==> inputs of run a <==
==> flow/design.v (excerpt) <==
module int_calc(clk, rst, start, A, B, done, int_add, int_sub, int_mul, int_div, int_mod, addCo, addCy, subCo, subCy);
   input clk;
   input rst;
   input start;
   input [63:0] A;
   input [31:0] B;
   output done;
   output [31:0] int_add;
   output [31:0] int_sub;
   output [63:0] int_mul;
   output [31:0] int_div;
   output [31:0] int_mod;
	output addCo;
	output addCy;
	output subCo;
	output subCy;
   reg [31:0] a_r;
   reg [31:0] b_r;
   reg        busy;
   wire       mul_idle;
   wire       div_idle;
   assign done = busy & mul_idle & div_idle;
   always @(posedge clk) begin
      if (start) begin
         a_r <= A[31:0];
         b_r <= B;
      end
      if (rst) busy <= 1'b0;
      else if (start) busy <= 1'b1;
      else if (done) busy <= 1'b0;
   end
   adder_32bits adder(.A(a_r),
                      .B(b_r),
                      .Ctr(1'b0),
                      .S(int_add),
                      .Co(addCo),
                      .Cy(addCy));
   adder_32bits suber(.A(a_r),
                      .B(b_r),
                      .Ctr(1'b1),
                      .S(int_sub),
                      .Co(subCo),
                      .Cy(subCy));
   mul_32_32_64 muler(.clk(clk),
                      .rst(rst),
                      .start(start),
                      .a(a_r),
                      .b(B),
                      .out(int_mul),
                      .idle(mul_idle));
   div_64_32_32 diver(.clk(clk),
                      .rst(rst),
                      .start(start),
                      .a(A),
                      .b(b_r),
                      .quo(int_div),
                      .mod(int_mod),
                      .idle(div_idle));
endmodule  
Settings: LEC_CHECK=0, ABC_AREA=0, CAP_MARGIN=20, CORE_ASPECT_RATIO=1.54, CORE_MARGIN=2, CORE_UTILIZATION=57, CTS_CLUSTER_SIZE=50, MAX_ROUTING_LAYER=met4, PLACE_DENSITY_LB_ADDON=0.28, SETUP_SLACK_MARGIN=-0.74, SLEW_MARGIN=15; clock period 10.8 ns.
run.sh (not shown) runs the stock make flow with config.mk's settings and CLKGATE_MAP_FILE=.
==> run b: changes against run a <==
==> flow/config.mk (replaced) <==
export PLATFORM = sky130hd
export DESIGN_NAME = int_calc
export DESIGN_NICKNAME = int_calc
export VERILOG_FILES = /design/flow/design.v
export SDC_FILE = /design/flow/constraint.sdc
export NUM_CORES = 4
export LEC_CHECK = 0
export ABC_AREA = 0
export CAP_MARGIN = 10
export CORE_MARGIN = 8
export CORE_UTILIZATION = 26
export HOLD_SLACK_MARGIN = 0.12
export PLACE_DENSITY = 0.51
export SETUP_SLACK_MARGIN = 5.0
export SLEW_MARGIN = 20
export TNS_END_PERCENT = 100
==> flow/constraint.sdc (replaced) <==
create_clock -name core_clock -period 23.3 [get_ports {clk}]
set_input_delay 4.6600 -clock core_clock [delete_from_list [all_inputs] [get_ports {clk}]]
set_output_delay 4.6600 -clock core_clock [all_outputs]
set_load 0.01 [all_outputs]
==> impl_metrics.yaml <==
# physical design summary
sta:
  final.setup.tns_ns: 0
  setup_violations: 0
  fin_crit_sh_pct: 78.09
route:
  route.top_layer_used: "met5"
  drt-total-wl_um: 70590
pwr:
  p_clk_share_pct: 32.1
  seqPwrFrac_pct: 33.6
placed_design:
  placed_cells: 3062
  placed_cell_area_um2: 24560
global_route:
  grt_max_degree: 65
floorplan:
  row_count: 103
  dieArea_um2: 88940
critical_path:
  timing.rr.start: "b_r[0]$_DFFE_PP_"
  crit_path_top_delay_cell: "fa_1"
cells_and_area:
  logic_area_um2: 9696
min_path:
  hp-start: "diver.quo_r[27]$_DFFE_PP_"
cts:
  cts_resized: 23
  cts_setup_buffers: 8
run_status:
  outcome: "finished clean"
-- figures above: run b

==> impl_metrics.yaml <==
# physical design summary
sta:
  setup_violations: 31
  setup_ws_ns: -4.872
  fin_crit_sh_pct: 145.1
  final.setup.tns_ns: -74.40
floorplan:
  row_count: 86
  dieArea_um2: 37910
pwr:
  p_clk_share_pct: 26.8
  seqPwrFrac_pct: 35.7
run_status:
  so_faults: "setup timing"
  outcome: "failed layout checks"
placed_design:
  placed_cell_area_um2: 24040
  placed_cells: 2520
critical_path:
  timing.rr.start: "diver.op$_SDFFCE_PN1P_"
  crit_path_top_delay_cell: "fa_2"
  r2r_end: "diver.mod_r[32]$_DFFE_PP_"
global_route:
  grt_max_degree: 68
  first_global_vias: 15460
route:
  drt-total-wl_um: 58790
cts:
  cts_setup_buffers: 2
-- figures above: run a


========
==> job 677: inputs <==
Starting RTL as in the previous note.
clock: 10.6 ns
lec_check: 0
cap_margin: 20
core_margin: 2
core_utilization: 72
cts_cluster_diameter: 94
cts_cluster_size: 23
place_density_lb_addon: 0.27
setup_slack_margin: 2.96
slew_margin: 20
tns_end_percent: 50
==> inputs of job 7190, as changes to job 677 <==
Settings changed: ABC_AREA from default to 1, CAP_MARGIN 20 to 10, CORE_ASPECT_RATIO from default to 0.68, CORE_MARGIN 2 to 6, CORE_UTILIZATION 72 to 66, CTS_CLUSTER_DIAMETER 94 to 68, CTS_CLUSTER_SIZE 23 to 39, GPL_ROUTABILITY_DRIVEN from default to 0, GPL_TIMING_DRIVEN from default to 0, MAX_ROUTING_LAYER from default to met5, MIN_ROUTING_LAYER from default to met2, PLACE_DENSITY from default to 0.9, PLACE_DENSITY_LB_ADDON 0.27 to default, SETUP_SLACK_MARGIN 2.96 to default, SLEW_MARGIN 20 to 10, TNS_END_PERCENT 50 to default.
==> flow/constraint.sdc (replaced) <==
create_clock -name core_clock -period 21.9 [get_ports {clk}]
set_input_delay 4.3800 -clock core_clock [delete_from_list [all_inputs] [get_ports {clk}]]
set_output_delay 4.3800 -clock core_clock [all_outputs]
set_load 0.01 [all_outputs]
==> inputs of job 418, as changes to job 677 <==
Settings changed: CELL_PAD_IN_SITES_DETAIL_PLACEMENT from default to 1, CORE_MARGIN 2 to 3, CORE_UTILIZATION 72 to 40, CTS_CLUSTER_DIAMETER 94 to 47, CTS_CLUSTER_SIZE 23 to default, HOLD_SLACK_MARGIN from default to 0.22, MIN_ROUTING_LAYER from default to met1, PLACE_DENSITY_LB_ADDON 0.27 to 0.28, SETUP_SLACK_MARGIN 2.96 to 1.5, TNS_END_PERCENT 50 to 20.
==> flow/constraint.sdc (replaced) <==
create_clock -name core_clock -period 21.0 [get_ports {clk}]
set_input_delay 4.2000 -clock core_clock [delete_from_list [all_inputs] [get_ports {clk}]]
set_output_delay 4.2000 -clock core_clock [all_outputs]
set_load 0.01 [all_outputs]
==> notes <==
Of job 677 and job 7190, job 7190 has the higher synthesized cell count (gap 28%, measured against job 7190).
Clock skew: job 418 is lower than job 677 (1.5 ps).
Against job 418, the clock power of job 677 is smaller by 5.5%.
Register-to-register slack: job 418 is better than job 677 (11000 ps).
In job 418 the power is smaller than in job 677, by 40%.
Area after synthesis: job 7190 is larger than job 677 (6.1%).
Between job 418 and job 677, the lower via count is in job 418 (gap 6.4%, measured against job 677).
Job 677 finished with setup timing left. Job 418 completed without violations. Job 7190 aborted during 5_1_grt with GRT-0116.

========
==> inputs of run R <==
int_calc again, from the RTL that the note above started with.
Settings: LEC_CHECK=0, CAP_MARGIN=20, CELL_PAD_IN_SITES_GLOBAL_PLACEMENT=3, CORE_MARGIN=2, CORE_UTILIZATION=16, CTS_CLUSTER_DIAMETER=296, GPL_ROUTABILITY_DRIVEN=1, GPL_TIMING_DRIVEN=0, MAX_ROUTING_LAYER=met4, PLACE_DENSITY=0.4, SETUP_SLACK_MARGIN=1.26, SLEW_MARGIN=35, TNS_END_PERCENT=70; clock period 23.8 ns.
==> inputs of run B, as changes to run R <==
CAP_MARGIN = 0   (was 20)
CELL_PAD_IN_SITES_GLOBAL_PLACEMENT = unset   (was 3)
CORE_UTILIZATION = 72   (was 16)
CTS_CLUSTER_DIAMETER = unset   (was 296)
CTS_CLUSTER_SIZE = 23   (was unset)
GPL_ROUTABILITY_DRIVEN = unset   (was 1)
GPL_TIMING_DRIVEN = unset   (was 0)
MAX_ROUTING_LAYER = unset   (was met4)
PLACE_DENSITY = unset   (was 0.4)
SETUP_SLACK_MARGIN = -1.09   (was 1.26)
SLEW_MARGIN = 20   (was 35)
TNS_END_PERCENT = unset   (was 70)
==> flow/constraint.sdc (replaced) <==
create_clock -name core_clock -period 11.2 [get_ports {clk}]
set_input_delay 2.2400 -clock core_clock [delete_from_list [all_inputs] [get_ports {clk}]]
set_output_delay 2.2400 -clock core_clock [all_outputs]
set_load 0.01 [all_outputs]
==> inputs of run G, as changes to run R <==
CAP_MARGIN = 30   (was 20)
CELL_PAD_IN_SITES_DETAIL_PLACEMENT = 2   (was unset)
CELL_PAD_IN_SITES_GLOBAL_PLACEMENT = unset   (was 3)
CORE_MARGIN = 3   (was 2)
CORE_UTILIZATION = 54   (was 16)
CTS_CLUSTER_DIAMETER = 245   (was 296)
CTS_CLUSTER_SIZE = 47   (was unset)
GPL_ROUTABILITY_DRIVEN = 0   (was 1)
HOLD_SLACK_MARGIN = 0.03   (was unset)
MIN_ROUTING_LAYER = met1   (was unset)
PLACE_DENSITY = unset   (was 0.4)
PLACE_DENSITY_LB_ADDON = 0.28   (was unset)
SETUP_SLACK_MARGIN = 1.5   (was 1.26)
SLEW_MARGIN = 20   (was 35)
TNS_END_PERCENT = 20   (was 70)
==> flow/constraint.sdc (replaced) <==
create_clock -name core_clock -period 21.0 [get_ports {clk}]
set_input_delay 4.2000 -clock core_clock [delete_from_list [all_inputs] [get_ports {clk}]]
set_output_delay 4.2000 -clock core_clock [all_outputs]
set_load 0.01 [all_outputs]
==> results <==
metric                                                   run B                   run G        run R
Run status                                     failed layout checks  stopped before the end  no timing/DRC/antenna violations
Last stage reached                                           -            3_5_place_dp            -
Layout check failures                             setup timing                       -            -
Crit Path Category                                  reg -> out                       -   reg -> out
Critical Path End                                        subCy                       -        addCy
Design Power                                           4.49 mW                       -      2.28 mW
Bufs on Longest Clock Path                                   3                       -            3
Tapcell count                                              384                       -         1742
Clock tree skew after final layout                   0.0195 ns                       -    0.0269 ns
Combinational share of cell area                         38.6%                       -        34.1%
Number of clock buffers inserted by TritonCTS               37                       -           48
Most Crowded Layer GR                                     met2                       -         met2
Rel. slew slack                                          25.6%                       -        39.1%
Clock Network Area Fraction                              4.48%                       -        5.40%
GR Util met2                                             72.5%                       -        23.1%
Net switching component of the power                   1.63 mW                       -     0.811 mW
Power per standard cell area                        179 nW/µm²                       -  81.4 nW/µm²
Number of warning messages in the logs                      35                       -           28
No activity file was given, so power comes from the tool's default toggle rates.
